File: config.mk
export PLATFORM = sky130hd
export DESIGN_NAME = harris_response
export DESIGN_NICKNAME = harris_response
export VERILOG_FILES = /design/flow/design.v
export SDC_FILE = /design/flow/constraint.sdc
export NUM_CORES = 4
export LEC_CHECK = 0
export CAP_MARGIN = 20
export CORE_MARGIN = 2
export CORE_UTILIZATION = 72
export CTS_CLUSTER_SIZE = 60
export PLACE_DENSITY = 0.66
export SETUP_SLACK_MARGIN = -0.77
export SLEW_MARGIN = 20
export TNS_END_PERCENT = 70
File: constraint.sdc
create_clock -name core_clock -period 10.3 [get_ports {clk}]
set_input_delay 2.0600 -clock core_clock [delete_from_list [all_inputs] [get_ports {clk}]]
set_output_delay 2.0600 -clock core_clock [all_outputs]
set_load 0.01 [all_outputs]
File: design.v
`timescale 1ns / 1ps
module gauss1d #(
    parameter DATA_WIDTH = 14
)(
    input wire clk,
    input wire rst_n,
    input wire in_window_valid,
    input wire [DATA_WIDTH*5-1:0] in_window_value,
    output reg [4+DATA_WIDTH-1:0] out_event_value,
    output reg out_event_valid
    );
always @(posedge clk or negedge rst_n) begin
    if(~rst_n) begin
        out_event_value <= 0;
        out_event_valid <= 0;
    end
    else begin
        if(in_window_valid == 1) begin
            out_event_value <= in_window_value[DATA_WIDTH*0+DATA_WIDTH-1:DATA_WIDTH*0] + 4*in_window_value[DATA_WIDTH*1+DATA_WIDTH-1:DATA_WIDTH*1] + 6*in_window_value[DATA_WIDTH*2+DATA_WIDTH-1:DATA_WIDTH*2] + 4*in_window_value[DATA_WIDTH*3+DATA_WIDTH-1:DATA_WIDTH*3] + in_window_value[DATA_WIDTH*4+DATA_WIDTH-1:DATA_WIDTH*4];
            out_event_valid <= 1;
        end
        else begin
            out_event_value <= 0;
            out_event_valid <= 0;
        end
    end
end
endmodule
`timescale 1ns / 1ps
module gauss5 #(
    parameter DATA_WIDTH = 14
)(
    input wire clk,
    input wire rst_n,
    input wire [DATA_WIDTH*5*5-1:0] in_window_value,
    input wire in_window_valid,
    input wire [15:0] in_window_addr,
    input wire ready_for_new_event,      
    output reg [8+DATA_WIDTH-1:0] out_event_value,
    output reg out_event_valid,
    output reg [15:0] out_event_addr,
    output wire window_req               
    );
assign window_req = ready_for_new_event;
wire out_event_valid_0;
wire [DATA_WIDTH+4-1:0] out_event_value_0;
gauss1d #(
    .DATA_WIDTH(DATA_WIDTH)
) gauss1d_inst_0 (
    .clk(clk),
    .rst_n(rst_n),
    .in_window_valid(in_window_valid),
    .in_window_value(in_window_value[DATA_WIDTH*5*1-1:DATA_WIDTH*5*0]),
    .out_event_value(out_event_value_0),
    .out_event_valid(out_event_valid_0)
    );
wire out_event_valid_1;
wire [DATA_WIDTH+4-1:0] out_event_value_1;
gauss1d #(
    .DATA_WIDTH(DATA_WIDTH)
) gauss1d_inst_1 (
    .clk(clk),
    .rst_n(rst_n),
    .in_window_valid(in_window_valid),
    .in_window_value(in_window_value[DATA_WIDTH*5*2-1:DATA_WIDTH*5*1]),
    .out_event_value(out_event_value_1),
    .out_event_valid(out_event_valid_1)
    );
wire out_event_valid_2;
wire [DATA_WIDTH+4-1:0] out_event_value_2;
gauss1d #(
    .DATA_WIDTH(DATA_WIDTH)
) gauss1d_inst_2 (
    .clk(clk),
    .rst_n(rst_n),
    .in_window_valid(in_window_valid),
    .in_window_value(in_window_value[DATA_WIDTH*5*3-1:DATA_WIDTH*5*2]),
    .out_event_value(out_event_value_2),
    .out_event_valid(out_event_valid_2)
    );
wire out_event_valid_3;
wire [DATA_WIDTH+4-1:0] out_event_value_3;
gauss1d #(
    .DATA_WIDTH(DATA_WIDTH)
) gauss1d_inst_3 (
    .clk(clk),
    .rst_n(rst_n),
    .in_window_valid(in_window_valid),
    .in_window_value(in_window_value[DATA_WIDTH*5*4-1:DATA_WIDTH*5*3]),
    .out_event_value(out_event_value_3),
    .out_event_valid(out_event_valid_3)
    );
wire out_event_valid_4;
wire [DATA_WIDTH+4-1:0] out_event_value_4;
gauss1d #(
    .DATA_WIDTH(DATA_WIDTH)
) gauss1d_inst_4 (
    .clk(clk),
    .rst_n(rst_n),
    .in_window_valid(in_window_valid),
    .in_window_value(in_window_value[DATA_WIDTH*5*5-1:DATA_WIDTH*5*4]),
    .out_event_value(out_event_value_4),
    .out_event_valid(out_event_valid_4)
    );
always @(posedge clk or negedge rst_n) begin
    if(~rst_n) begin
        out_event_value <= 0;
        out_event_valid <= 0;
        out_event_addr <= 0;
    end
    else begin
        if(out_event_valid_0 == 1 && out_event_valid_1 == 1 && out_event_valid_2 == 1 && out_event_valid_3 == 1 && out_event_valid_4 == 1) begin
            out_event_value <= out_event_value_0 + 4*out_event_value_1 + 6*out_event_value_2 + 4*out_event_value_3 + out_event_value_4;
            out_event_valid <= 1;
            out_event_addr <= in_window_addr;
        end
        else begin
            out_event_value <= 0;
            out_event_valid <= 0;
            out_event_addr <= 0;
        end
    end
end
endmodule
`timescale 1ns / 1ps
module harrisres #(
    parameter DATA_WIDTH = 23
)(
    input wire clk,
    input wire rst_n,
    input wire [DATA_WIDTH-2:0] in_event_value_xx,
    input wire [DATA_WIDTH-1:0] in_event_value_xy,
    input wire [DATA_WIDTH-2:0] in_event_value_yy,
    input wire in_event_valid_xx,
    input wire in_event_valid_xy,
    input wire in_event_valid_yy,
    input wire [15:0] in_event_addr_xx,
    input wire [15:0] in_event_addr_xy,
    input wire [15:0] in_event_addr_yy,
    input wire ready_for_new_event,      
    output reg [DATA_WIDTH+22:0] out_event_value,
    output reg out_event_valid,
    output reg [15:0] out_event_addr,
    output wire event_req                
    );
assign event_req = ready_for_new_event;
always @(posedge clk or negedge rst_n) begin
    if(~rst_n) begin
        out_event_value <= 0;
        out_event_valid <= 0;
        out_event_addr <= 0;
    end
    else begin
        if(in_event_valid_xx == 1 && in_event_valid_xy == 1 && in_event_valid_yy == 1 && in_event_addr_xx == in_event_addr_xy && in_event_addr_xx == in_event_addr_yy) begin
            out_event_value <= 25 * in_event_value_xx * in_event_value_yy - 25 * in_event_value_xy * in_event_value_xy - (in_event_value_xx + in_event_value_yy) * (in_event_value_xx + in_event_value_yy);
            out_event_valid <= 1;
            out_event_addr <= in_event_addr_xx;
        end
        else begin
            out_event_value <= 0;
            out_event_valid <= 0;
            out_event_addr <= 0;
        end
    end
end
endmodule
`timescale 1ns / 1ps
module harris_response (
    input  wire         clk,
    input  wire         rst_n,
    input  wire [349:0] in_window_value_xx,
    input  wire [374:0] in_window_value_xy,
    input  wire [349:0] in_window_value_yy,
    input  wire         in_window_valid,
    input  wire [15:0]  in_window_addr,
    input  wire         ready_for_new_event,
    output wire [45:0]  out_event_value,
    output wire         out_event_valid,
    output wire [15:0]  out_event_addr,
    output wire         window_req
    );
wire [15:0] addr_xx, addr_xy, addr_yy;
wire [21:0] value_xx, value_yy;
wire [22:0] value_xy;
wire valid_xx, valid_xy, valid_yy;
wire req_xx, req_xy, req_yy;
wire event_req;
assign window_req = req_xx & req_xy & req_yy;
gauss5 #(.DATA_WIDTH(14)) gauss5_inst_xx (
    .clk(clk), .rst_n(rst_n),
    .in_window_value(in_window_value_xx), .in_window_valid(in_window_valid),
    .in_window_addr(in_window_addr), .ready_for_new_event(event_req),
    .out_event_valid(valid_xx), .out_event_addr(addr_xx),
    .out_event_value(value_xx), .window_req(req_xx));
gauss5 #(.DATA_WIDTH(15)) gauss5_inst_xy (
    .clk(clk), .rst_n(rst_n),
    .in_window_value(in_window_value_xy), .in_window_valid(in_window_valid),
    .in_window_addr(in_window_addr), .ready_for_new_event(event_req),
    .out_event_valid(valid_xy), .out_event_addr(addr_xy),
    .out_event_value(value_xy), .window_req(req_xy));
gauss5 #(.DATA_WIDTH(14)) gauss5_inst_yy (
    .clk(clk), .rst_n(rst_n),
    .in_window_value(in_window_value_yy), .in_window_valid(in_window_valid),
    .in_window_addr(in_window_addr), .ready_for_new_event(event_req),
    .out_event_valid(valid_yy), .out_event_addr(addr_yy),
    .out_event_value(value_yy), .window_req(req_yy));
harrisres #(.DATA_WIDTH(23)) harrisres_inst (
    .clk(clk), .rst_n(rst_n),
    .in_event_value_xx(value_xx), .in_event_value_yy(value_yy),
    .in_event_value_xy(value_xy),
    .in_event_valid_xx(valid_xx), .in_event_valid_yy(valid_yy),
    .in_event_valid_xy(valid_xy),
    .in_event_addr_xx(addr_xx), .in_event_addr_yy(addr_yy),
    .in_event_addr_xy(addr_xy),
    .ready_for_new_event(ready_for_new_event),
    .out_event_valid(out_event_valid), .out_event_addr(out_event_addr),
    .out_event_value(out_event_value), .event_req(event_req));
endmodule
File: run.sh
#!/bin/bash
# the make line also repeats each setting of config.mk as NAME=value (left out here)
make -C /OpenROAD-flow-scripts/flow DESIGN_CONFIG=/design/flow/config.mk WORK_HOME=/design/flow/orfs CLKGATE_MAP_FILE= finish
==> results.yml, run 1 <==
# synthesis and place-and-route metrics
global_routing:
  grt_max_degree: 149
  grt-ovfl-total: 0
  grtUsageTotal_pct: 53.85
  grt_pass1_wl_mm: 641.3
  antenna_found_initial: 130
  grt_pass1_vias: 108100
clock_tree:
  clock_sinks: 423
  clk_pin_slew_ns: 0.06
  htree_levels: 2
  cts_root_buffer: "clkbuf_16"
  cts_tree: "built"
  cts_inserted_buffers: 54
  insertion_delay_ns: 0.76
  clk_path_buf_depth: 3
  cts.hold.buffers_added: 0
yosys:
  synth-edff-count: 0
  top_logic_kind: "adder cells"
  numSynthFlops: 423
  synth_cell_types: 74
  synth_area_mm2: 0.1150
  synth_warnings: 5
  ys_sh_simple_pct: 10.77
  adder_share_pct: 56.29
  yosys.area.top_type: "fa_1"
  ys_sh_xor_pct: 4.396
  ys_cells: 12160
  ys_seq_share_pct: 9.208
  aoi_share_pct: 7.684
  topCellsByArea: "fa_1, ha_1, inv_1"
  mux_share_pct: 0.05333
  fp_nets: 16980
  ys_top_cells_by_count: "inv_1, fa_1, ha_1"
  yosysTopAreaCellShare_pct: 42.02
  syn_inst: 12160
  synthFlopType: "dfrtp_1"
  yosys_area_mm2: 0.1150
  synth_top_cell_by_count: "inv_1"
  syn_avg_cell_area_um2: 9.451
  async_flop_share_pct: 100.0
worst_hold_path:
  worstHoldStart: "gauss5_inst_yy.out_event_addr[10]"
  min_to: "harrisres_inst.out_event_addr[10]"
  hold_path_class: "reg2reg"
  whs_path_depth: 1
worst_setup_path:
  startpoint: "gauss5_inst_xx.out_event_value[1]"
  crit_path_max_fanout: 6
  cp.depth: 48
  endpoint: "harrisres_inst.out_event_value[41]"
  start_kind: "flop"
  endpoint_kind: "flop"
  crit_type: "reg2reg"
  cp.arrival_ns: 13.12
  rrSetupSlack_ns: -2.27
  crit_path_max_incr_delay_ns: 1.14
  path_delay_family: "adder cells"
  cp.required_ns: 10.85
  worst-path-buf-inv: 16
  reg2reg_from: "gauss5_inst_xx.out_event_value[1]"
  reg2reg_to: "harrisres_inst.out_event_value[41]"
  reg2reg_depth: 48
  cpMaxStageDelayCell: "fa_1"
final_timing:
  setup_slack_ns: -2.273
  report.final.slew_viol_count: 0
  hold_viol: 0
  setup-violations-final: 35
  fin_crit_ns: 12.57
  tightest_slew_ns: 1.378
  slew_headroom_pct: 7.443
  rsz0062_at_grt: "true"
  skew_ns: 0.07517
  max_freq_ghz: 0.07954
  timing.hold.ws_ns: 0.4837
  fin_crit_sh_pct: 122.1
placement:
  place_ws_ns: -1.497
  port_buffers: 1156
  hpwl_mm: 353.4
  place_area_mm2: 0.1342
  gp_congestion: 1.157
  dp.cells: 15870
routing:
  drc: 0
  routed_via_density: 6.181
  drt_first_iter_violations: 12050
  first_pass_iters: 13
  drtAntennaViolNets: 0
  wl_per_cell_um: 26.97
  vias: 99740
  wl_mm: 435.2
floorplanning:
  rows: 146
  io_pins: 1159
  core_area_mm2: 0.1584
  die_y_um: 403.6
  fp_util_pct: 72.58
  die_area_mm2: 0.1629
  die_width_um: 403.6
final_layout:
  syn_to_final_growth_pct: 20.54
  final_util_pct: 87.49
  design_area_mm2: 0.1386
  nets: 18730
  instances_no_fill: 16140
  fill_cells: 7887
status:
  failed_checks: "setup timing"
  status: "complete, but fails checks"
flow_run:
  cap_violations: 0
  warnings: 98
==> cell type report <==
cell class              count  area [um^2]  area share (%)
diodes                    114        285.3          0.2059
clock buffers              69         1498           1.081
clock inverters            32        508.0          0.3666
inverters                3238        12170           8.782
multi-input cells        8193        92540           66.79
flip-flops and latches    423        10590           7.641
well taps                2072         2592           1.871
repair buffers           1996        18380           13.27
==> stage by stage <==
stage,TNS [ns]
CTS,-25.25
finish,-56.76
global placement,-26.50
floorplan,-10.15
detailed placement,-34.02
global route,-64.39
==> routing by layer <==
layer  wire length, um  track usage [%]  up-vias
li1                  -                -    40170
met2            184700            78.15     7889
met5              1259            2.260        -
met1            131000            58.22    48600
met3             71580            28.74     2983
met4             46750            43.64      101
==> what timing repair did <==
item / CTS / global route
setup endpoints to repair: 26 / 33
setup buffers: 50 / 32
resized: 156 / 148
gates cloned: 2 / 2
pin swaps: 98 / 72
hold endpoints to repair: 0 / 0
==> inputs of run 2 (changes only) <==
CELL_PAD_IN_SITES_DETAIL_PLACEMENT = 1   (was unset)
CELL_PAD_IN_SITES_GLOBAL_PLACEMENT = 0   (was unset)
CORE_UTILIZATION = 22   (was 72)
CTS_CLUSTER_DIAMETER = 114   (was unset)
CTS_CLUSTER_SIZE = unset   (was 60)
MIN_ROUTING_LAYER = met2   (was unset)
PLACE_DENSITY = unset   (was 0.66)
PLACE_DENSITY_LB_ADDON = 0.23   (was unset)
SETUP_SLACK_MARGIN = unset   (was -0.77)
TNS_END_PERCENT = 95   (was 70)
clock period = 18.5 ns   (was 10.3 ns; I/O delays follow)
==> run 2 against run 1 <==
Compared with the run above: now clean on timing, DRC and antenna; sequential share of layout area about the same; maximum frequency shrank 12%; synthesized cell count stayed put; wire length up 5.1%; core utilization down 61 points; first-iteration DRC count rose by 6.2%; clock-buffer cell count grew 28; setup slack better by 6.5 ns; worst hold slack got worse by 0.032 ns; global-route usage decreased by 28 points; via count is 19% higher; critical path type unchanged.
==> results.yml, run 2 <==
# synthesis and place-and-route metrics
clock_tree:
  clk_path_buf_depth: 4
  cts.hold.buffers_added: 0
  cts_inserted_buffers: 75
  cts_setup_buffers: 0
  cts_root_buffer: "clkbuf_16"
  htree_levels: 3
  cts_resized: 0
  clock_sinks: 423
  clk_pin_slew_ns: 0.06
  cts_tree: "built"
  insertion_delay_ns: 0.81
global_routing:
  grt_util_met3_pct: 35.28
  grtUsageTotal_pct: 26.05
  grt_max_degree: 160
  antenna_found_initial: 43
  grt-ovfl-total: 0
  grt_pass1_vias: 144000
  grtUsageMet2_pct: 31.95
  gr-usage-met1_pct: 0
  grt_pass1_wl_mm: 662.9
  top_usage_layer: "met3"
worst_hold_path:
  min_to: "harrisres_inst.out_event_addr[8]"
  whs_path_depth: 1
  worstHoldStart: "gauss5_inst_yy.out_event_addr[8]"
  hold_path_class: "reg2reg"
final_timing:
  setup_slack_ns: 4.184
  max_freq_ghz: 0.06985
  tightest_slew_ns: 1.307
  setup-violations-final: 0
  rsz0062_at_grt: "false"
  hold_viol: 0
  report.final.slew_viol_count: 0
  skew_ns: 0.07446
  fin_crit_ns: 14.32
  fin_crit_sh_pct: 77.39
  timing.hold.ws_ns: 0.4517
  setup-tns-final_ns: 0
  slew_headroom_pct: 12.12
yosys:
  numSynthFlops: 423
  ys_sh_simple_pct: 10.77
  syn_inst: 12160
  adder_share_pct: 56.29
  top_logic_kind: "adder cells"
  async_flop_share_pct: 100.0
  synthFlopType: "dfrtp_1"
  synth_cell_types: 74
  fp_nets: 16980
  topCellsByArea: "fa_1, ha_1, inv_1"
  mux_share_pct: 0.05333
  ys_top_cells_by_count: "inv_1, fa_1, ha_1"
  ys_seq_share_pct: 9.208
  yosys.area.top_type: "fa_1"
  synth-edff-count: 0
  synth_area_mm2: 0.1150
  aoi_share_pct: 7.684
  ys_sh_xor_pct: 4.396
  yosys_area_mm2: 0.1150
  syn_avg_cell_area_um2: 9.451
  synth_warnings: 5
  ys_cells: 12160
  synth_top_cell_by_count: "inv_1"
  yosysTopAreaCellShare_pct: 42.02
worst_setup_path:
  crit_top_cell: "fa_1"
  crit_path_max_fanout: 27
  cpMaxStageDelayCell: "a211oi_1"
  cp.depth: 38
  endpoint_kind: "flop"
  startpoint: "gauss5_inst_yy.out_event_value[0]"
  reg2reg_depth: 38
  reg2reg_from: "gauss5_inst_yy.out_event_value[0]"
  crit_path_max_incr_delay_ns: 0.88
  crit_type: "reg2reg"
  path_delay_family: "adder cells"
  worst-path-buf-inv: 5
  endpoint: "harrisres_inst.out_event_value[43]"
  start_kind: "flop"
  cp.arrival_ns: 14.99
  cp.required_ns: 19.17
  reg2reg_to: "harrisres_inst.out_event_value[43]"
  rrSetupSlack_ns: 4.18
routing:
  routed_via_density: 5.751
  drtAntennaViolNets: 0
  vias: 118300
  drc: 0
  first_pass_iters: 6
  drt_first_iter_violations: 12800
  wl_mm: 457.5
  wl_per_cell_um: 22.25
final_layout:
  design_area_mm2: 0.1388
  final_util_pct: 26.67
  syn_to_final_growth_pct: 20.76
  nets: 18060
  instances_no_fill: 20560
  fill_cells: 60430
placement:
  place_area_mm2: 0.1354
  gp_congestion: 1.003
  port_buffers: 1156
  dp.cells: 20100
  hpwl_mm: 392.9
  place_ws_ns: 4.479
floorplanning:
  rows: 265
  io_pins: 1159
  die_y_um: 726.9
  die_area_mm2: 0.5283
  core_area_mm2: 0.5206
  fp_util_pct: 22.08
  die_width_um: 726.9
flow_run:
  warnings: 94
  cap_violations: 0
status:
  status: "finished clean"
## run 2: area by class of cell
class                           instances  area [um^2]  share of cell area [%]
Antenna cell                          325        813.3                  0.5858
Clock buffer                           97         2111                   1.520
Clock inverter                         35        426.7                  0.3073
Inverter                             3238        12150                   8.755
Multi-Input combinational cell       8193        91280                   65.75
Sequential cell                       423        10600                   7.635
Tap cell                             6942         8686                   6.257
Timing Repair Buffer                 1308        12750                   9.187
## run 2: layer usage
metal  part of all wire, %  vias to the layer above
li1                      -                    38840
met1                     0                    44260
met2                    53                    33030
met3                    41                     2026
met4                   5.5                       97
met5                  0.68                        -
==> inputs of run 3 (changes only) <==
CAP_MARGIN = 5   (was 20)
CELL_PAD_IN_SITES_DETAIL_PLACEMENT = 0   (was 1)
CORE_UTILIZATION = 69   (was 22)
MIN_ROUTING_LAYER = met1   (was met2)
PLACE_DENSITY_LB_ADDON = unset   (was 0.23)
clock period = 9.54 ns   (was 18.5 ns; I/O delays follow)
==> run 3 against run 2 <==
Compared with the run above: critical path type unchanged; now fails the layout checks on capacitance limit, slew limit, setup timing; die size decreased by 68%; sequential share of layout area about the same; design area increased by 0.22%; via count decreased by 16%; first-iteration DRC count decreased by 7.2%; maximum frequency increased by 14%; non-clock buffer count increased by 740; largest cell class unchanged; synthesized cell count unchanged; critical path depth increased by 7.
==> results.yml, run 3 <==
# synthesis and place-and-route metrics
status:
  status: "complete, but fails checks"
  failed_checks: "capacitance limit, slew limit, setup timing"
routing:
  drt_first_iter_violations: 11880
  drc: 0
  wl_mm: 441.4
  drtAntennaViolNets: 0
  routed_via_density: 6.071
  first_pass_iters: 11
  wl_per_cell_um: 27.10
  vias: 98880
worst_setup_path:
  cp.depth: 45
  crit_type: "reg2reg"
  reg2reg_from: "gauss5_inst_xx.out_event_value[1]"
  crit_path_max_fanout: 6
  endpoint_kind: "flop"
  reg2reg_to: "harrisres_inst.out_event_value[41]"
  start_kind: "flop"
  crit_path_max_incr_delay_ns: 1.39
  cp.arrival_ns: 13.18
  cp.required_ns: 10.11
  crit_top_cell: "fa_1"
  cpMaxStageDelayCell: "xor2_1"
  worst-path-buf-inv: 13
  path_delay_family: "adder cells"
  startpoint: "gauss5_inst_xx.out_event_value[1]"
  rrSetupSlack_ns: -3.07
  reg2reg_depth: 45
  endpoint: "harrisres_inst.out_event_value[41]"
final_timing:
  setup-violations-final: 37
  rsz0062_at_grt: "true"
  setup_slack_ns: -3.070
  fin_crit_ns: 12.61
  slew_headroom_pct: -21.92
  tightest_slew_ns: 1.823
  skew_ns: 0.09324
  fin_crit_sh_pct: 132.2
  max_freq_ghz: 0.07930
  timing.hold.ws_ns: 0.4866
  report.final.slew_viol_count: 3
  hold_viol: 0
yosys:
  synth_cell_types: 74
  synth_area_mm2: 0.1150
  synth-edff-count: 0
  yosys.area.top_type: "fa_1"
  syn_avg_cell_area_um2: 9.451
  ys_top_cells_by_count: "inv_1, fa_1, ha_1"
  ys_sh_simple_pct: 10.77
  synth_warnings: 5
  ys_cells: 12160
  mux_share_pct: 0.05333
  ys_sh_xor_pct: 4.396
  numSynthFlops: 423
  aoi_share_pct: 7.684
  syn_inst: 12160
  top_logic_kind: "adder cells"
  fp_nets: 16980
  async_flop_share_pct: 100.0
  adder_share_pct: 56.29
  topCellsByArea: "fa_1, ha_1, inv_1"
  yosysTopAreaCellShare_pct: 42.02
  ys_seq_share_pct: 9.208
  synthFlopType: "dfrtp_1"
  synth_top_cell_by_count: "inv_1"
  yosys_area_mm2: 0.1150
global_routing:
  grt_max_degree: 158
  antenna_found_initial: 136
  grt_pass1_wl_mm: 643.6
  grtUsageTotal_pct: 52.09
  grt_pass1_vias: 106900
  grt-ovfl-total: 0
final_layout:
  design_area_mm2: 0.1391
  nets: 18780
  syn_to_final_growth_pct: 21.03
  comb_area_mm2: 0.09255
  regArea_mm2: 0.01059
  fill_cells: 9182
clock_tree:
  cts_inserted_buffers: 57
  clk_pin_slew_ns: 0.07
  htree_levels: 2
  cts_tree: "built"
  cts_root_buffer: "clkbuf_16"
  clock_sinks: 423
  insertion_delay_ns: 0.76
  clk_path_buf_depth: 3
worst_hold_path:
  min_to: "harrisres_inst.out_event_addr[9]"
  hold_path_class: "reg2reg"
  whs_path_depth: 1
  worstHoldStart: "gauss5_inst_yy.out_event_addr[9]"
floorplanning:
  rows: 149
  fp_util_pct: 69.60
  die_y_um: 412.2
  die_width_um: 412.2
  core_area_mm2: 0.1652
  die_area_mm2: 0.1699
  io_pins: 1159
placement:
  hpwl_mm: 361.6
  place_area_mm2: 0.1350
  port_buffers: 1156
  place_ws_ns: -2.456
  gp_congestion: 1.109
flow_run:
  warnings: 101
  cap_violations: 1
-- run 3: cell type report --
| type | count | share of cell area (%) |
|---|---|---|
| clock buffers | 70 | 1.125 |
| clock inverters | 36 | 0.3390 |
| well taps | 2189 | 1.969 |
| inverters | 3238 | 8.745 |
| multi-input cells | 8193 | 66.52 |
| flip-flops and latches | 423 | 7.611 |
| repair buffers | 2048 | 13.53 |
| diodes | 91 | 0.1637 |
-- run 3: repair_timing --
item | in CTS | in global routing
resized | 107 | 192
setup buffers | 24 | 29
hold buffers | 0 | 0
pin swaps | 70 | 74
gates cloned | 0 | 0
setup endpoints to repair | 35 | 38
-- run 3: layer usage --
metal	global-route usage (%)	vias up	part of all wire (%)
met5	2.374	-	0.40
met4	39.99	110	10
met3	26.91	2729	16
met2	75.95	7231	42
met1	57.45	48540	31
li1	-	40270	-
-- run 3: stage by stage --
step	instances	util, %	setup TNS (ns)
final	16290	84.23	-83.65
after global routing	16250	84.17	-94.89
after CTS	16170	83.41	-46.95
after detailed placement	16040	81.75	-55.81
after global placement	16040	81.75	-51.53
after floorplan	12160	-	-25.37
==> inputs of run 4 (changes only) <==
CAP_MARGIN = 20   (was 5)
CELL_PAD_IN_SITES_DETAIL_PLACEMENT = unset   (was 0)
CELL_PAD_IN_SITES_GLOBAL_PLACEMENT = unset   (was 0)
CORE_UTILIZATION = 68   (was 69)
CTS_CLUSTER_DIAMETER = unset   (was 114)
CTS_CLUSTER_SIZE = 51   (was unset)
MIN_ROUTING_LAYER = unset   (was met1)
PLACE_DENSITY = 0.6   (was unset)
SETUP_SLACK_MARGIN = -0.92   (was unset)
TNS_END_PERCENT = unset   (was 95)
clock period = 10.2 ns   (was 9.54 ns; I/O delays follow)
==> run 4 against run 3 <==
Compared with the run above: the layout fails its checks (setup timing); sequential share of layout area about the same; global-route usage down 1.5 points; worst hold slack worse by 0.027 ns; synthesized area unchanged.
==> results.yml, run 4 <==
# synthesis and place-and-route metrics
placement:
  port_buffers: 1156
  place_area_mm2: 0.1345
  hpwl_mm: 361.7
  gp_congestion: 1.103
  place_ws_ns: -1.661
final_timing:
  setup-tns-final_ns: -33.30
  report.final.slew_viol_count: 0
  slew_headroom_pct: 4.245
  hold_viol: 0
  setup_slack_ns: -1.563
  setup-violations-final: 34
  rsz0062_at_grt: "true"
  skew_ns: 0.09238
  max_freq_ghz: 0.08501
  tightest_slew_ns: 1.424
  fin_crit_ns: 11.76
  fin_crit_sh_pct: 115.3
routing:
  wl_per_cell_um: 26.39
  first_pass_iters: 12
  routed_via_density: 5.994
  drc: 0
  vias: 97410
  drtAntennaViolNets: 0
  drt_first_iter_violations: 11380
  wl_mm: 428.9
worst_setup_path:
  cp.required_ns: 10.80
  startpoint: "gauss5_inst_xx.out_event_value[3]"
  crit_path_max_fanout: 5
  reg2reg_to: "harrisres_inst.out_event_value[45]"
  worst-path-buf-inv: 6
  cp.arrival_ns: 12.36
  endpoint: "harrisres_inst.out_event_value[45]"
  reg2reg_depth: 38
  rrSetupSlack_ns: -1.56
  crit_top_cell: "fa_1"
  crit_path_max_incr_delay_ns: 0.70
  path_delay_family: "adder cells"
  cpMaxStageDelayCell: "fa_2"
  cp.depth: 38
  crit_type: "reg2reg"
  reg2reg_from: "gauss5_inst_xx.out_event_value[3]"
  endpoint_kind: "flop"
  start_kind: "flop"
global_routing:
  grt_max_degree: 162
  antenna_found_initial: 129
  grt_pass1_wl_mm: 638.3
  grt_pass1_vias: 105700
  grtUsageTotal_pct: 50.62
  grt-ovfl-total: 0
flow_run:
  warnings: 93
  cap_violations: 0
floorplanning:
  core_area_mm2: 0.1676
  die_y_um: 415.2
  die_area_mm2: 0.1724
  rows: 150
  fp_util_pct: 68.59
  die_width_um: 415.2
  io_pins: 1159
yosys:
  topCellsByArea: "fa_1, ha_1, inv_1"
  numSynthFlops: 423
  mux_share_pct: 0.05333
  ys_sh_xor_pct: 4.396
  ys_top_cells_by_count: "inv_1, fa_1, ha_1"
  adder_share_pct: 56.29
  synth_top_cell_by_count: "inv_1"
  async_flop_share_pct: 100.0
  ys_sh_simple_pct: 10.77
  fp_nets: 16980
  yosys.area.top_type: "fa_1"
  syn_inst: 12160
  yosysTopAreaCellShare_pct: 42.02
  synth-edff-count: 0
  synth_area_mm2: 0.1150
  yosys_area_mm2: 0.1150
  aoi_share_pct: 7.684
  ys_seq_share_pct: 9.208
  ys_cells: 12160
  syn_avg_cell_area_um2: 9.451
  synth_warnings: 5
  top_logic_kind: "adder cells"
  synth_cell_types: 74
  synthFlopType: "dfrtp_1"
status:
  status: "complete, but fails checks"
  failed_checks: "setup timing"
final_layout:
  design_area_mm2: 0.1382
  syn_to_final_growth_pct: 20.26
  nets: 18730
worst_hold_path:
  min_to: "harrisres_inst.out_event_addr[9]"
  worstHoldStart: "gauss5_inst_yy.out_event_addr[9]"
  hold_path_class: "reg2reg"
  whs_path_depth: 1
clock_tree:
  cts_inserted_buffers: 52
  clk_path_buf_depth: 3
  cts_tree: "built"
  clk_pin_slew_ns: 0.07
  cts.hold.buffers_added: 0
  insertion_delay_ns: 0.75
  cts_root_buffer: "clkbuf_16"
  clock_sinks: 423
  htree_levels: 2
run 4: routing by layer:
metal / vias up / global-route usage, % / routed length [um]
met4: 74 / 36.89 / 40700
met1: 47990 / 59.87 / 140500
met3: 2247 / 21.97 / 63660
li1: 40150 / - / -
met5: - / 1.167 / 509
met2: 6947 / 73.58 / 183500
run 4: area by class of cell:
class / instances / area (um^2)
multi-input combinational: 8194 / 92270
fill: 9760 / 29350
timing repair buffer: 2006 / 18410
inverter: 3238 / 12160
sequential: 423 / 10590
tap: 2204 / 2758
clock buffer: 65 / 1400
clock inverter: 33 / 446.7
antenna: 88 / 220.2
run 4: timing repair:
| action | 4_1_cts | 5_1_grt |
|---|---|---|
| setup buffers | 40 | 38 |
| resized | 122 | 132 |
| pin swaps | 107 | 91 |
| endpoints found under the setup margin | 23 | 33 |
| cloned | 4 | 0 |
run 4: metrics by stage:
stage	utilization, %	hold slack, ns	instances
finish	82.49	0.4597	16250
global route	82.43	0.4898	16210
CTS	81.90	0.4635	16140
detailed placement	80.28	0.4461	16020
global placement	80.27	0.4367	16020
floorplan	-	0.4118	12160
==> inputs of run 5 (changes only) <==
CELL_PAD_IN_SITES_DETAIL_PLACEMENT = 0   (was unset)
CELL_PAD_IN_SITES_GLOBAL_PLACEMENT = 0   (was unset)
CORE_UTILIZATION = 69   (was 68)
CTS_CLUSTER_DIAMETER = 114   (was unset)
CTS_CLUSTER_SIZE = unset   (was 51)
MIN_ROUTING_LAYER = met1   (was unset)
PLACE_DENSITY = unset   (was 0.6)
SETUP_SLACK_MARGIN = 2.77   (was -0.92)
TNS_END_PERCENT = 95   (was unset)
clock period = 9.8 ns   (was 10.2 ns; I/O delays follow)
==> run 5 against run 4 <==
Compared with the run above: the layout still fails its checks (setup timing); clock skew shrank 0.027 ns; setup slack lost 1.6 ns; register-to-register slack lost 1.6 ns; non-clock buffer count grew 97; sequential cell count is the same; core utilization grew 3.4 points; sequential share of layout area shrank 0.20 points; synthesized area is the same; first-iteration DRC count grew 26%.
==> results.yml, run 5 <==
# synthesis and place-and-route metrics
final_timing:
  report.final.slew_viol_count: 0
  fin_crit_ns: 12.99
  setup-tns-final_ns: -77.02
  max_freq_ghz: 0.07697
  slew_headroom_pct: 11.91
  tightest_slew_ns: 1.321
  setup_slack_ns: -3.192
  setup-violations-final: 35
  hold_viol: 0
  skew_ns: 0.06513
  timing.hold.ws_ns: 0.4912
  fin_crit_sh_pct: 132.6
  rsz0062_at_grt: "true"
global_routing:
  grt-ovfl-total: 0
  antenna_found_initial: 131
  grt_max_degree: 130
  grtUsageTotal_pct: 52.63
  grt_pass1_vias: 107000
  grt_pass1_wl_mm: 648.9
yosys:
  synthFlopType: "dfrtp_1"
  yosys.area.top_type: "fa_1"
  syn_avg_cell_area_um2: 9.451
  ys_seq_share_pct: 9.208
  topCellsByArea: "fa_1, ha_1, inv_1"
  ys_sh_simple_pct: 10.77
  synth_cell_types: 74
  yosysTopAreaCellShare_pct: 42.02
  ys_top_cells_by_count: "inv_1, fa_1, ha_1"
  ys_cells: 12160
  top_logic_kind: "adder cells"
  fp_nets: 16980
  ys_sh_xor_pct: 4.396
  async_flop_share_pct: 100.0
  synth_warnings: 5
  syn_inst: 12160
  numSynthFlops: 423
  aoi_share_pct: 7.684
  mux_share_pct: 0.05333
  yosys_area_mm2: 0.1150
  adder_share_pct: 56.29
  synth_area_mm2: 0.1150
  synth_top_cell_by_count: "inv_1"
  synth-edff-count: 0
clock_tree:
  cts_tree: "built"
  insertion_delay_ns: 0.73
  clk_path_buf_depth: 3
  cts_root_buffer: "clkbuf_16"
  cts.hold.buffers_added: 0
  clk_pin_slew_ns: 0.07
  clock_sinks: 423
  htree_levels: 2
  cts_inserted_buffers: 54
flow_run:
  cap_violations: 0
  warnings: 96
final_layout:
  fill_cells: 8444
  nets: 18830
  syn_to_final_growth_pct: 23.44
  regArea_mm2: 0.01059
  comb_area_mm2: 0.09478
floorplanning:
  rows: 149
  die_width_um: 412.2
  die_y_um: 412.2
  die_area_mm2: 0.1699
  fp_util_pct: 69.60
  core_area_mm2: 0.1652
  io_pins: 1159
routing:
  wl_mm: 457.7
  drt_first_iter_violations: 14300
  drc: 0
  first_pass_iters: 17
  wl_per_cell_um: 27.97
  drtAntennaViolNets: 0
  vias: 101600
  routed_via_density: 6.209
worst_setup_path:
  worst-path-buf-inv: 16
  rrSetupSlack_ns: -3.19
  endpoint_kind: "flop"
  startpoint: "gauss5_inst_xx.out_event_value[1]"
  crit_path_max_fanout: 7
  path_delay_family: "adder cells"
  crit_top_cell: "fa_1"
  endpoint: "harrisres_inst.out_event_value[43]"
  cp.required_ns: 10.39
  start_kind: "flop"
  cp.arrival_ns: 13.58
  reg2reg_to: "harrisres_inst.out_event_value[43]"
  crit_path_max_incr_delay_ns: 1.22
  reg2reg_depth: 49
  cp.depth: 49
  reg2reg_from: "gauss5_inst_xx.out_event_value[1]"
  crit_type: "reg2reg"
  cpMaxStageDelayCell: "fa_1"
placement:
  hpwl_mm: 356.9
  gp_congestion: 1.112
  port_buffers: 1156
worst_hold_path:
  min_to: "harrisres_inst.out_event_addr[15]"
  whs_path_depth: 1
  worstHoldStart: "gauss5_inst_yy.out_event_addr[15]"
  hold_path_class: "reg2reg"
status:
  status: "complete, but fails checks"
  failed_checks: "setup timing"
==> run 5: final cells by class <==
| cell class | count | share of cell area (%) |
|---|---|---|
| Timing Repair Buffer | 2103 | 13.70 |
| Multi-Input combinational cell | 8193 | 66.79 |
| Inverter | 3238 | 8.602 |
| Antenna cell | 118 | 0.2081 |
| Tap cell | 2189 | 1.930 |
| Clock inverter | 28 | 0.2292 |
| Sequential cell | 423 | 7.463 |
| Clock buffer | 72 | 1.077 |
==> run 5: layer usage <==
metal	track usage, %	part of all wire, %	up-vias
li1	-	-	40400
met1	57.41	30	49470
met2	76.00	42	8318
met3	29.07	16	3318
met4	39.97	11	98
met5	4.381	0.54	-
==> run 5: stage by stage <==
step	area (um^2)	worst slack (ns)	utilization [%]	std cells
finish	141900	-3.192	85.91	16360
global route	141700	-3.361	85.81	16290
CTS	138900	-1.789	84.06	16180
detailed placement	135100	-2.072	81.77	16030
global placement	135100	-1.811	81.77	16030
floorplan	115600	-1.208	-	12160
==> run 5: timing repair <==
action	CTS	global route
cloned	2	1
pin swaps	115	249
buffers inserted	47	63
setup endpoints to repair	95	104
resized	361	491
hold endpoints to repair	0	0
==> inputs of run 6 (changes only) <==
ABC_AREA = 1   (was unset)
CELL_PAD_IN_SITES_DETAIL_PLACEMENT = unset   (was 0)
CELL_PAD_IN_SITES_GLOBAL_PLACEMENT = unset   (was 0)
CORE_UTILIZATION = 72   (was 69)
CTS_CLUSTER_DIAMETER = 253   (was 114)
CTS_CLUSTER_SIZE = 100   (was unset)
MIN_ROUTING_LAYER = unset   (was met1)
PLACE_DENSITY = 0.6   (was unset)
SETUP_SLACK_MARGIN = unset   (was 2.77)
TNS_END_PERCENT = unset   (was 95)
clock period = 8.12 ns   (was 9.8 ns; I/O delays follow)
==> run 6 against run 5 <==
Compared with the run above: the flow now stops in global routing; synthesized area grew 0.65%; die size shrank 3.5%; synthesized cell count grew 12%.
==> results.yml, run 6 <==
# flow metrics
status:
  status: "stopped before the end"
  flow.stopped_at: "global routing"
yosys:
  yosys.area.top_type: "fa_1"
  synth_area_mm2: 0.1157
  synth_top_cell_by_count: "inv_1"
  fp_nets: 18410
  ys_top_cells_by_count: "inv_1, fa_1, nand2_1"
  synth_warnings: 5
  ys_cells: 13590
  synthFlopType: "dfrtp_1"
  synth_cell_types: 54
  mux_share_pct: 0.008651
  synth-edff-count: 0
  topCellsByArea: "fa_1, ha_1, inv_1"
  top_logic_kind: "adder cells"
  adder_share_pct: 55.93
  aoi_share_pct: 7.083
  ys_sh_xor_pct: 2.421
  numSynthFlops: 423
  yosysTopAreaCellShare_pct: 41.75
  ys_seq_share_pct: 9.148
  syn_avg_cell_area_um2: 8.514
  ys_sh_simple_pct: 11.48
  yosys_area_mm2: 0.1157
  syn_inst: 13590
  async_flop_share_pct: 100.0
placement:
  hpwl_mm: 371.7
  port_buffers: 1156
  gp_congestion: 1.122
  place_area_mm2: 0.1376
  place_ws_ns: -2.852
floorplanning:
  io_pins: 1159
  die_y_um: 404.9
  core_area_mm2: 0.1600
  die_width_um: 404.9
  fp_util_pct: 72.31
  die_area_mm2: 0.1639
  rows: 147
clock_tree:
  cts.hold.buffers_added: 0
  cts_inserted_buffers: 9
  cts_root_buffer: "clkbuf_16"
  clock_sinks: 423
  clk_path_buf_depth: 3
  htree_levels: 1
==> run 6: metrics by stage <==
| stage | instances | setup TNS, ns | hold WS [ns] |
|---|---|---|---|
| after floorplan | 13590 | -39.63 | 0.3976 |
| after CTS | 17580 | -77.00 | 0.4436 |
| after detailed placement | 17530 | -80.56 | 0.4274 |
| after global placement | 17530 | -70.43 | 0.4172 |
==> run 6: timing repair <==
action / in CTS
setup endpoints to repair: 39
buffers inserted: 46
cloned: 1
gates resized: 252
pin swaps: 103
==> inputs of run 7 (changes only) <==
CAP_MARGIN = 0   (was 20)
CELL_PAD_IN_SITES_DETAIL_PLACEMENT = 1   (was unset)
CELL_PAD_IN_SITES_GLOBAL_PLACEMENT = 1   (was unset)
CORE_ASPECT_RATIO = 1.53   (was unset)
CORE_MARGIN = 10   (was 2)
CORE_UTILIZATION = 26   (was 72)
CTS_CLUSTER_DIAMETER = 89   (was 253)
CTS_CLUSTER_SIZE = unset   (was 100)
MAX_ROUTING_LAYER = met5   (was unset)
PLACE_DENSITY = unset   (was 0.6)
PLACE_DENSITY_LB_ADDON = 0.11   (was unset)
SETUP_SLACK_MARGIN = 0.53   (was unset)
TNS_END_PERCENT = 55   (was unset)
clock period = 13.0 ns   (was 8.12 ns; I/O delays follow)
==> run 7 against run 6 <==
Compared with the run above: the run now finishes clean; die size increased to 2.9 times the previous value; synthesized area did not move; synthesized cell count did not move.
==> results.yml, run 7 <==
# synthesis and place-and-route metrics
status:
  status: "finished clean"
yosys:
  synth_area_mm2: 0.1157
  aoi_share_pct: 7.083
  yosys_area_mm2: 0.1157
  synthFlopType: "dfrtp_1"
  syn_inst: 13590
  top_logic_kind: "adder cells"
  mux_share_pct: 0.008651
  ys_seq_share_pct: 9.148
  synth_warnings: 5
  ys_top_cells_by_count: "inv_1, fa_1, nand2_1"
  syn_avg_cell_area_um2: 8.514
  ys_sh_xor_pct: 2.421
  synth-edff-count: 0
  fp_nets: 18410
  yosys.area.top_type: "fa_1"
  adder_share_pct: 55.93
  topCellsByArea: "fa_1, ha_1, inv_1"
  ys_cells: 13590
  numSynthFlops: 423
  synth_top_cell_by_count: "inv_1"
  async_flop_share_pct: 100.0
  yosysTopAreaCellShare_pct: 41.75
  ys_sh_simple_pct: 11.48
  synth_cell_types: 54
placement:
  hpwl_mm: 476.9
  port_buffers: 1156
  gp_congestion: 0.9354
floorplanning:
  fp_util_pct: 26.04
  die_area_mm2: 0.4727
  io_pins: 1159
  rows: 303
  die_y_um: 845.2
  die_width_um: 559.3
  core_area_mm2: 0.4443
final_timing:
  setup-tns-final_ns: 0
  fin_crit_sh_pct: 90.96
  report.final.slew_viol_count: 0
  slew_headroom_pct: 30.80
  setup-violations-final: 0
  tightest_slew_ns: 1.038
  hold_viol: 0
  skew_ns: 0.05783
  fin_crit_ns: 11.83
  rsz0062_at_grt: "true"
  max_freq_ghz: 0.08457
worst_setup_path:
  start_kind: "flop"
  crit_top_cell: "inv_1"
  crit_type: "reg2reg"
  cp.required_ns: 13.69
  rrSetupSlack_ns: 1.17
  cpMaxStageDelayCell: "fa_1"
  worst-path-buf-inv: 17
  crit_path_max_incr_delay_ns: 0.60
  crit_path_max_fanout: 19
  endpoint_kind: "flop"
  reg2reg_depth: 49
  path_delay_family: "adder cells"
  endpoint: "harrisres_inst.out_event_value[45]"
  reg2reg_to: "harrisres_inst.out_event_value[45]"
  cp.depth: 49
  startpoint: "gauss5_inst_xy.out_event_value[12]"
  cp.arrival_ns: 12.52
  reg2reg_from: "gauss5_inst_xy.out_event_value[12]"
routing:
  first_pass_iters: 5
  drc: 0
  vias: 91700
  drtAntennaViolNets: 0
  routed_via_density: 4.391
  wl_mm: 511.6
  wl_per_cell_um: 24.50
  drt_first_iter_violations: 3206
clock_tree:
  cts_tree: "built"
  clk_path_buf_depth: 3
  htree_levels: 2
  cts_inserted_buffers: 59
  clk_pin_slew_ns: 0.06
  clock_sinks: 423
  insertion_delay_ns: 0.78
  cts_root_buffer: "clkbuf_16"
  cts.hold.buffers_added: 0
global_routing:
  gr-usage-met1_pct: 21.52
  grt-ovfl-total: 0
  grt_pass1_wl_mm: 734.7
  grt_max_degree: 140
  grt_pass1_vias: 106500
  grtUsageTotal_pct: 21.31
  top_usage_layer: "met2"
  grt_util_met3_pct: 3.293
  grtUsageMet2_pct: 43.19
  antenna_found_initial: 144
worst_hold_path:
  min_to: "harrisres_inst.out_event_valid"
  whs_path_depth: 0
  worstHoldStart: "gauss5_inst_xx.out_event_valid"
  hold_path_class: "reg2reg"
final_layout:
  nets: 19660
  syn_to_final_growth_pct: 19.50
  final_util_pct: 31.12
flow_run:
  warnings: 88
  cap_violations: 0
run 7: repair_timing:
item	in CTS	in global routing
resized	0	5
endpoints found under the setup margin	0	4
buffers inserted	0	5
run 7: area by class of cell:
type / instances / area (um^2)
diodes: 49 / 122.6
clock buffers: 70 / 1568
clock inverters: 37 / 494.2
fillers: 52720 / 306100
inverters: 4014 / 15070
multi-input cells: 8884 / 89010
flip-flops and latches: 423 / 10590
well taps: 5947 / 7441
repair buffers: 1459 / 13970
run 7: metrics by stage:
step	area [um^2]	setup slack (ns)	cells	hold slack [ns]
6_report	138300	1.175	20880	0.3906
5_1_grt	138200	0.4756	20850	0.4009
4_1_cts	138100	0.8071	20830	0.3965
3_5_place_dp	136000	0.8783	20720	0.3817
3_3_place_gp	136000	0.8862	20720	0.3750
2_1_floorplan	115700	2.480	13590	0.3976
run 7: metal layers:
| layer | wire (um) | vias up |
|---|---|---|
| li1 | - | 42550 |
| met1 | 178700 | 46850 |
| met2 | 288000 | 1526 |
| met3 | 19430 | 661 |
| met4 | 24730 | 116 |
| met5 | 752 | - |
==> inputs of run 8 (changes only) <==
ABC_AREA = unset   (was 1)
CAP_MARGIN = 20   (was 0)
CELL_PAD_IN_SITES_DETAIL_PLACEMENT = unset   (was 1)
CELL_PAD_IN_SITES_GLOBAL_PLACEMENT = unset   (was 1)
CORE_ASPECT_RATIO = 0.71   (was 1.53)
CORE_MARGIN = 2   (was 10)
CORE_UTILIZATION = 72   (was 26)
CTS_CLUSTER_DIAMETER = unset   (was 89)
CTS_CLUSTER_SIZE = 51   (was unset)
MAX_ROUTING_LAYER = unset   (was met5)
PLACE_DENSITY = 0.66   (was unset)
PLACE_DENSITY_LB_ADDON = unset   (was 0.11)
SETUP_SLACK_MARGIN = -0.92   (was 0.53)
TNS_END_PERCENT = unset   (was 55)
clock period = 9.68 ns   (was 13.0 ns; I/O delays follow)
==> run 8 against run 7 <==
Compared with the run above: now fails the layout checks on setup timing; sequential cell count unchanged; worst hold slack improved by 0.066 ns; register-to-register slack got worse by 3.3 ns; synthesized cell count decreased by 10%; wire length decreased by 8.8%; sequential share of layout area decreased by 0.065 points; largest cell class unchanged.
==> results.yml, run 8 <==
# synthesis and place-and-route metrics
yosys:
  yosys_area_mm2: 0.1150
  aoi_share_pct: 7.684
  syn_inst: 12160
  ys_sh_simple_pct: 10.77
  synth-edff-count: 0
  yosys.area.top_type: "fa_1"
  fp_nets: 16980
  async_flop_share_pct: 100.0
  ys_seq_share_pct: 9.208
  adder_share_pct: 56.29
  synth_area_mm2: 0.1150
  ys_cells: 12160
  synth_cell_types: 74
  synthFlopType: "dfrtp_1"
  yosysTopAreaCellShare_pct: 42.02
  syn_avg_cell_area_um2: 9.451
  ys_top_cells_by_count: "inv_1, fa_1, ha_1"
  topCellsByArea: "fa_1, ha_1, inv_1"
  ys_sh_xor_pct: 4.396
  top_logic_kind: "adder cells"
  synth_warnings: 5
  numSynthFlops: 423
  mux_share_pct: 0.05333
  synth_top_cell_by_count: "inv_1"
final_timing:
  hold_viol: 0
  slew_headroom_pct: 7.783
  max_freq_ghz: 0.08477
  setup-violations-final: 35
  setup_slack_ns: -2.116
  skew_ns: 0.08051
  report.final.slew_viol_count: 0
  rsz0062_at_grt: "true"
  fin_crit_sh_pct: 121.9
  tightest_slew_ns: 1.376
  timing.hold.ws_ns: 0.4565
  fin_crit_ns: 11.80
final_layout:
  design_area_mm2: 0.1395
  syn_to_final_growth_pct: 21.35
  final_util_pct: 88.00
  nets: 18780
placement:
  port_buffers: 1156
  hpwl_mm: 383.4
  gp_congestion: 1.218
  place_area_mm2: 0.1349
floorplanning:
  fp_util_pct: 72.52
  die_area_mm2: 0.1629
  die_y_um: 340.7
  io_pins: 1159
  core_area_mm2: 0.1585
  rows: 123
  die_width_um: 478.2
worst_setup_path:
  crit_path_max_incr_delay_ns: 0.72
  cpMaxStageDelayCell: "fa_1"
  rrSetupSlack_ns: -2.12
  reg2reg_from: "gauss5_inst_xx.out_event_value[6]"
  path_delay_family: "adder cells"
  cp.depth: 43
  worst-path-buf-inv: 12
  endpoint: "harrisres_inst.out_event_value[41]"
  crit_path_max_fanout: 6
  startpoint: "gauss5_inst_xx.out_event_value[6]"
  endpoint_kind: "flop"
  reg2reg_to: "harrisres_inst.out_event_value[41]"
  cp.required_ns: 10.31
  cp.arrival_ns: 12.42
  crit_top_cell: "fa_1"
  reg2reg_depth: 43
  crit_type: "reg2reg"
  start_kind: "flop"
routing:
  wl_per_cell_um: 28.61
  wl_mm: 466.5
  routed_via_density: 6.323
  drtAntennaViolNets: 0
  first_pass_iters: 14
  drc: 0
  drt_first_iter_violations: 14600
  vias: 103100
worst_hold_path:
  min_to: "harrisres_inst.out_event_addr[6]"
  worstHoldStart: "gauss5_inst_yy.out_event_addr[6]"
  whs_path_depth: 1
  hold_path_class: "reg2reg"
clock_tree:
  clock_sinks: 423
  htree_levels: 2
  cts.hold.buffers_added: 0
  cts_tree: "built"
  insertion_delay_ns: 0.75
  clk_pin_slew_ns: 0.07
  clk_path_buf_depth: 3
  cts_inserted_buffers: 49
  cts_root_buffer: "clkbuf_16"
flow_run:
  warnings: 91
  cap_violations: 0
global_routing:
  grtUsageTotal_pct: 56.43
  grt_pass1_vias: 108900
  grt_max_degree: 166
  antenna_found_initial: 167
  grt-ovfl-total: 0
  grt_pass1_wl_mm: 668.7
status:
  status: "complete, but fails checks"
  failed_checks: "setup timing"
[run 8: area by class of cell]
| type | count | area (um^2) |
|---|---|---|
| inverter | 3238 | 12160 |
| clock inverter | 32 | 381.6 |
| timing repair buffer | 2053 | 18990 |
| fill | 7327 | 19020 |
| sequential | 423 | 10590 |
| tap | 2125 | 2659 |
| clock buffer | 58 | 1300 |
| antenna | 182 | 455.4 |
| multi-input combinational | 8194 | 92960 |
[run 8: metrics by stage]
stage                     instances  setup TNS, ns  setup slack, ns
after floorplan               12160         -24.40           -1.330
after CTS                     16090         -42.21           -1.653
after detailed placement      15960         -58.97           -2.325
after global placement        15960         -50.45           -2.051
after global routing          16200         -61.98           -2.345
final                         16310         -56.82           -2.116
[run 8: timing repair]
item / CTS / global route
buffers inserted: 62 / 41
resized: 223 / 169
pin swaps: 152 / 116
gates cloned: 4 / 0
endpoints found under the setup margin: 33 / 34
[run 8: routing by layer]
metal  wire length, um  GRT usage (%)  share of wire, %  up-vias
met5              1930          4.066              0.41        -
met4             43790          37.84               9.4      117
met3             91190          36.08                20     3308
met2            182900          76.33                39     9524
met1            146700          65.25                31    49790
li1                  -              -                 -    40360
==> inputs of run 9 (changes only) <==
CORE_ASPECT_RATIO = unset   (was 0.71)
CORE_UTILIZATION = 69   (was 72)
CTS_CLUSTER_SIZE = 34   (was 51)
PLACE_DENSITY = 0.6   (was 0.66)
SETUP_SLACK_MARGIN = unset   (was -0.92)
clock period = 10.9 ns   (was 9.68 ns; I/O delays follow)
==> run 9 against run 8 <==
Compared with the run above: still fails the layout checks on setup timing; global-route usage decreased by 3.9 points; final cell count decreased by 0.59%; sequential cell count unchanged; core utilization decreased by 4.4 points; design area shrank 0.98%; non-clock buffer count shrank 105; wire length shrank 6.4%; via count is 4.7% lower; register-to-register slack better by 0.67 ns; critical endpoint is now harrisres_inst.out_event_value[45].
==> results.yml, run 9 <==
# synthesis and place-and-route metrics
placement:
  gp_congestion: 1.111
  port_buffers: 1156
  dp.cells: 15920
  hpwl_mm: 360.7
worst_setup_path:
  start_kind: "flop"
  cp.required_ns: 11.51
  cp.depth: 43
  startpoint: "gauss5_inst_yy.out_event_value[0]"
  crit_type: "reg2reg"
  reg2reg_from: "gauss5_inst_yy.out_event_value[0]"
  reg2reg_depth: 43
  crit_path_max_fanout: 6
  endpoint: "harrisres_inst.out_event_value[45]"
  cp.arrival_ns: 12.95
  cpMaxStageDelayCell: "o31ai_2"
  rrSetupSlack_ns: -1.44
  path_delay_family: "adder cells"
  crit_path_max_incr_delay_ns: 0.87
  worst-path-buf-inv: 10
  crit_top_cell: "fa_1"
  reg2reg_to: "harrisres_inst.out_event_value[45]"
  endpoint_kind: "flop"
final_timing:
  report.final.slew_viol_count: 0
  hold_viol: 0
  fin_crit_sh_pct: 113.2
  fin_crit_ns: 12.34
  setup-tns-final_ns: -25.33
  skew_ns: 0.05540
  tightest_slew_ns: 1.303
  max_freq_ghz: 0.08101
  setup_slack_ns: -1.444
  setup-violations-final: 29
  slew_headroom_pct: 13.14
  rsz0062_at_grt: "true"
routing:
  drc: 0
  wl_mm: 436.6
  drtAntennaViolNets: 0
  vias: 98290
  first_pass_iters: 17
  drt_first_iter_violations: 11650
  wl_per_cell_um: 26.94
  routed_via_density: 6.064
yosys:
  syn_avg_cell_area_um2: 9.451
  aoi_share_pct: 7.684
  synth-edff-count: 0
  adder_share_pct: 56.29
  ys_sh_xor_pct: 4.396
  yosys_area_mm2: 0.1150
  numSynthFlops: 423
  ys_top_cells_by_count: "inv_1, fa_1, ha_1"
  async_flop_share_pct: 100.0
  synth_top_cell_by_count: "inv_1"
  ys_sh_simple_pct: 10.77
  synthFlopType: "dfrtp_1"
  yosys.area.top_type: "fa_1"
  synth_area_mm2: 0.1150
  syn_inst: 12160
  topCellsByArea: "fa_1, ha_1, inv_1"
  synth_cell_types: 74
  synth_warnings: 5
  mux_share_pct: 0.05333
  fp_nets: 16980
  top_logic_kind: "adder cells"
  yosysTopAreaCellShare_pct: 42.02
  ys_cells: 12160
  ys_seq_share_pct: 9.208
flow_run:
  cap_violations: 0
  warnings: 93
global_routing:
  grtUsageTotal_pct: 52.52
  grt-ovfl-total: 0
  grt_pass1_vias: 105500
  gr-usage-met1_pct: 58.07
  top_usage_layer: "met2"
  grt_max_degree: 159
  antenna_found_initial: 131
  grt_pass1_wl_mm: 643.5
  grtUsageMet2_pct: 74.50
  grt_util_met3_pct: 29.47
worst_hold_path:
  min_to: "harrisres_inst.out_event_addr[8]"
  whs_path_depth: 1
  worstHoldStart: "gauss5_inst_yy.out_event_addr[8]"
  hold_path_class: "reg2reg"
status:
  status: "complete, but fails checks"
  failed_checks: "setup timing"
floorplanning:
  die_area_mm2: 0.1699
  fp_util_pct: 69.60
  die_y_um: 412.2
  core_area_mm2: 0.1652
  rows: 149
  io_pins: 1159
  die_width_um: 412.2
final_layout:
  instances_no_fill: 16210
  nets: 18680
  syn_to_final_growth_pct: 20.15
  final_util_pct: 83.62
clock_tree:
  cts_tree: "built"
  cts_inserted_buffers: 55
  insertion_delay_ns: 0.76
  htree_levels: 2
  clk_pin_slew_ns: 0.07
  cts.hold.buffers_added: 0
  cts_root_buffer: "clkbuf_16"
  clock_sinks: 423
  clk_path_buf_depth: 3
run 9: what timing repair did:
| action | in CTS | in global routing |
|---|---|---|
| buffers inserted | 33 | 34 |
| pin swaps | 121 | 115 |
| endpoints found under the setup margin | 26 | 33 |
| cloned | 1 | 1 |
| resized | 145 | 158 |
run 9: per-layer routing:
layer	routed length (um)	vias to the layer above
met5	637	-
met4	44840	74
met3	70460	2601
met2	184400	7332
met1	136300	48190
li1	-	40090
run 9: layout make-up:
| class | instances | area (um^2) |
|---|---|---|
| multi-input cells | 8193 | 92430 |
| fillers | 9381 | 27050 |
| repair buffers | 1948 | 18040 |
| inverters | 3238 | 12160 |
| flip-flops and latches | 423 | 10590 |
| well taps | 2189 | 2739 |
| clock buffers | 74 | 1588 |
| diodes | 116 | 290.3 |
| clock inverters | 27 | 285.3 |
run 9: per-stage QoR:
step                      setup WS, ns  instance area (um^2)  hold WS (ns)
final                           -1.444                138100        0.4671
after detailed placement        -1.093                133900        0.4493
after global routing            -1.742                138000        0.4910
after global placement         -0.9077                133900        0.4417
after CTS                      -0.6700                136700        0.4624
after floorplan                -0.1143                115100        0.4118
==> inputs of run 10 (changes only) <==
CORE_UTILIZATION = 66   (was 69)
CTS_CLUSTER_SIZE = unset   (was 34)
PLACE_DENSITY = unset   (was 0.6)
SETUP_SLACK_MARGIN = -0.66   (was unset)
clock period = 9.41 ns   (was 10.9 ns; I/O delays follow)
==> run 10 against run 9 <==
Compared with the run above: still fails the layout checks on setup timing; design area grew 1.0%; synthesized cell count is the same; wire length shrank 3.1%; sequential share of layout area shrank 0.077 points; synthesized area is the same; maximum frequency grew 6.2%; first-iteration DRC count shrank 17%; worst hold slack lost 0.014 ns; critical endpoint unchanged.
==> results.yml, run 10 <==
# synthesis and place-and-route metrics
final_timing:
  skew_ns: 0.1360
  tightest_slew_ns: 1.224
  fin_crit_ns: 11.62
  fin_crit_sh_pct: 123.5
  rsz0062_at_grt: "true"
  report.final.slew_viol_count: 0
  max_freq_ghz: 0.08607
  slew_headroom_pct: 17.70
  setup_slack_ns: -2.209
  hold_viol: 0
  timing.hold.ws_ns: 0.4529
  setup-violations-final: 37
  setup-tns-final_ns: -57.09
global_routing:
  grt-ovfl-total: 0
  grt_pass1_vias: 105000
  grtUsageTotal_pct: 48.14
  grt_max_degree: 169
  grt_pass1_wl_mm: 629.2
  antenna_found_initial: 107
final_layout:
  instances_no_fill: 16420
  regArea_mm2: 0.01059
  comb_area_mm2: 0.09274
  final_util_pct: 80.45
  fill_cells: 10750
  nets: 18800
  syn_to_final_growth_pct: 21.38
  design_area_mm2: 0.1395
yosys:
  numSynthFlops: 423
  ys_sh_xor_pct: 4.396
  top_logic_kind: "adder cells"
  ys_sh_simple_pct: 10.77
  aoi_share_pct: 7.684
  synth_cell_types: 74
  ys_cells: 12160
  yosys_area_mm2: 0.1150
  async_flop_share_pct: 100.0
  adder_share_pct: 56.29
  fp_nets: 16980
  synth-edff-count: 0
  synth_warnings: 5
  mux_share_pct: 0.05333
  synth_area_mm2: 0.1150
  yosys.area.top_type: "fa_1"
  syn_inst: 12160
  ys_top_cells_by_count: "inv_1, fa_1, ha_1"
  topCellsByArea: "fa_1, ha_1, inv_1"
  syn_avg_cell_area_um2: 9.451
  synthFlopType: "dfrtp_1"
  yosysTopAreaCellShare_pct: 42.02
  ys_seq_share_pct: 9.208
  synth_top_cell_by_count: "inv_1"
flow_run:
  warnings: 93
  cap_violations: 0
worst_setup_path:
  reg2reg_depth: 37
  crit_top_cell: "fa_1"
  cp.arrival_ns: 12.23
  reg2reg_from: "gauss5_inst_xx.out_event_value[3]"
  path_delay_family: "adder cells"
  cp.depth: 37
  cp.required_ns: 10.02
  crit_path_max_incr_delay_ns: 0.64
  cpMaxStageDelayCell: "fa_1"
  crit_path_max_fanout: 6
  rrSetupSlack_ns: -2.21
  endpoint: "harrisres_inst.out_event_value[45]"
  worst-path-buf-inv: 6
  reg2reg_to: "harrisres_inst.out_event_value[45]"
  startpoint: "gauss5_inst_xx.out_event_value[3]"
  start_kind: "flop"
  endpoint_kind: "flop"
  crit_type: "reg2reg"
worst_hold_path:
  min_to: "harrisres_inst.out_event_addr[1]"
  hold_path_class: "reg2reg"
  worstHoldStart: "gauss5_inst_yy.out_event_addr[1]"
  whs_path_depth: 1
routing:
  vias: 95820
  drc: 0
  wl_mm: 423.0
  wl_per_cell_um: 25.76
  routed_via_density: 5.835
  first_pass_iters: 9
  drt_first_iter_violations: 9639
  drtAntennaViolNets: 0
placement:
  place_area_mm2: 0.1353
  place_ws_ns: -2.323
  hpwl_mm: 363.0
  port_buffers: 1156
  dp.cells: 16200
  gp_congestion: 1.143
status:
  failed_checks: "setup timing"
  status: "complete, but fails checks"
floorplanning:
  rows: 153
  die_area_mm2: 0.1775
  die_width_um: 421.3
  fp_util_pct: 66.28
  core_area_mm2: 0.1734
  io_pins: 1159
  die_y_um: 421.3
clock_tree:
  htree_levels: 2
  cts_inserted_buffers: 54
  cts_tree: "built"
  clock_sinks: 423
  cts_root_buffer: "clkbuf_16"
  clk_path_buf_depth: 3
  cts.hold.buffers_added: 0
  insertion_delay_ns: 0.79
  clk_pin_slew_ns: 0.08
[run 10: final cells by class]
cell class | count | area share (%)
clock inverter | 36 | 0.2834
multi-input combinational | 8193 | 66.46
tap | 2325 | 2.085
antenna | 73 | 0.1309
clock buffer | 66 | 1.066
timing repair buffer | 2067 | 13.67
sequential | 423 | 7.589
inverter | 3238 | 8.718
[run 10: routing by layer]
| metal | track usage [%] | part of all wire, % | wire length, um |
|---|---|---|---|
| met5 | 0 | 0.14 | 609 |
| met1 | 56.91 | 33 | 141600 |
| met4 | 33.26 | 9.0 | 38000 |
| met2 | 71.40 | 43 | 183300 |
| met3 | 20.23 | 14 | 59480 |
[run 10: repair_timing]
action / CTS / global route
resized: 228 / 168
pin swaps: 154 / 108
cloned: 1 / 2
setup buffers: 36 / 35
setup endpoints to repair: 34 / 35
